## organ_tone
module organ_tone (
    input  logic        clk,
    input  logic        rst,
    input  logic [3:0]  SW,
    output logic        tone,
    output logic [15:0] lcd_freq
);
==> flow/config.mk <==
export PLATFORM = sky130hd
export DESIGN_NAME = organ_tone
export DESIGN_NICKNAME = organ_tone
export VERILOG_FILES = /design/flow/design.v
export SDC_FILE = /design/flow/constraint.sdc
export NUM_CORES = 4
export LEC_CHECK = 0
export CAP_MARGIN = 20
export CORE_MARGIN = 2
export CORE_UTILIZATION = 26
export CTS_CLUSTER_SIZE = 36
export GPL_TIMING_DRIVEN = 1
export SLEW_MARGIN = 20
export TNS_END_PERCENT = 35
==> flow/constraint.sdc <==
create_clock -name core_clock -period 100.0 [get_ports {clk}]
set_input_delay 20.0000 -clock core_clock [delete_from_list [all_inputs] [get_ports {clk}]]
set_output_delay 20.0000 -clock core_clock [all_outputs]
set_load 0.01 [all_outputs]
run.sh (not shown) runs the stock make flow with config.mk's settings and CLKGATE_MAP_FILE=.
The starting point completed without violations.
Then changed:
Settings changed: CORE_ASPECT_RATIO from default to 1.93, CORE_UTILIZATION 26 to 59, CTS_CLUSTER_DIAMETER from default to 381, CTS_CLUSTER_SIZE 36 to 98, GPL_TIMING_DRIVEN 1 to 0, PLACE_DENSITY from default to 0.42, TNS_END_PERCENT 35 to default.
This time the run died in global routing (5_1_grt) (GRT-0116).
Synthesized area stays the same.
Die area goes down by 55%.
Synthesized cell count is unchanged.
Then changed:
Settings changed: CORE_ASPECT_RATIO 1.93 to default, CORE_UTILIZATION 59 to 56, CTS_CLUSTER_DIAMETER 381 to default, CTS_CLUSTER_SIZE 98 to default, GPL_TIMING_DRIVEN 0 to default, PLACE_DENSITY 0.42 to default.
Clock period 100.0 ns to 54.0 ns, I/O delays scaled along.
The changed run stopped in global routing (5_1_grt) on ODB-0269.
Die area climbs by 5.1%.
Synthesized cell count does not change.
Area after synthesis is unchanged.
Then changed:
Settings changed: ABC_AREA from default to 0, CORE_UTILIZATION 56 to 71, TNS_END_PERCENT from default to 5.
Clock period 54.0 ns to 70.5 ns, I/O delays scaled along.
Result:
- The new run died in clock tree synthesis (4_1_cts)
- synthesized cell count stays the same
- die size came out lower by 21%
- synthesized area is unchanged
Then changed:
Settings changed: ABC_AREA 0 to 1, CORE_UTILIZATION 71 to 72, CTS_CLUSTER_SIZE from default to 96, TNS_END_PERCENT 5 to default.
Clock period 70.5 ns to 139.0 ns, I/O delays scaled along.
Effect:
- This time the run went through all stages and came out clean
- synthesized cell count goes up by a quarter to a third
- die area goes up by a few percent
- area after synthesis goes up by a few percent
Then changed:
Settings changed: ABC_AREA 1 to default, CORE_UTILIZATION 72 to 63, CTS_CLUSTER_DIAMETER from default to 232, CTS_CLUSTER_SIZE 96 to default.
Clock period 139.0 ns to 54.0 ns, I/O delays scaled along.
Result: This time the run never finished: it broke off in clock tree synthesis (4_1_cts); synthesized cell count goes down by a quarter to a third; synthesized area shrinks by a few percent; die area went up by a little under a tenth.

---

Setup of P:
Starting RTL as in the previous note.
clock: 88.2 ns
lec_check: 0
cap_margin: 40
core_aspect_ratio: 0.5
core_margin: 2
core_utilization: 40
gpl_routability_driven: 0
max_routing_layer: met5
slew_margin: 20
tns_end_percent: 15
P completed every stage of the flow, and the final layout passed the timing, DRC and antenna checks.
Here is what was changed in the inputs of Q compared with P.
Settings: CAP_MARGIN now 20, was 40; CORE_UTILIZATION now 46, was 40; CORE_ASPECT_RATIO now 0.94, was 0.5; GPL_ROUTABILITY_DRIVEN now 1, was 0.
--- outcome ---
- Taking P as the reference, in Q compound-gate portion of the synthesized area did not really move; met1 usage in global routing has increased.
#### Input delta (R over Q)
Settings: GPL_ROUTABILITY_DRIVEN no longer set, was 1; MAX_ROUTING_LAYER no longer set, was met5; CORE_UTILIZATION now 40, was 46; TNS_END_PERCENT no longer set, was 15; CORE_ASPECT_RATIO no longer set, was 0.94; the clock period (ns, I/O delays scaled along) now 97.1, was 88.2.
### Flow results
- Summary of R over Q: via count now smaller, largest net degree at the start of global routing +1, smallest setup slack after layout went up 0.78 ns.
- Number of antenna diodes: R vs Q up 3
- The post-CTS setup buffer count of R falls short of that of Q by 9.
- R does better than Q on first-iteration DRC count.
- Changes observed in R relative to Q: number of cells in the design after placement now larger; post-detailed-routing wire length has decreased; met2 wirelength from detailed routing shows an increase of 4.1%.
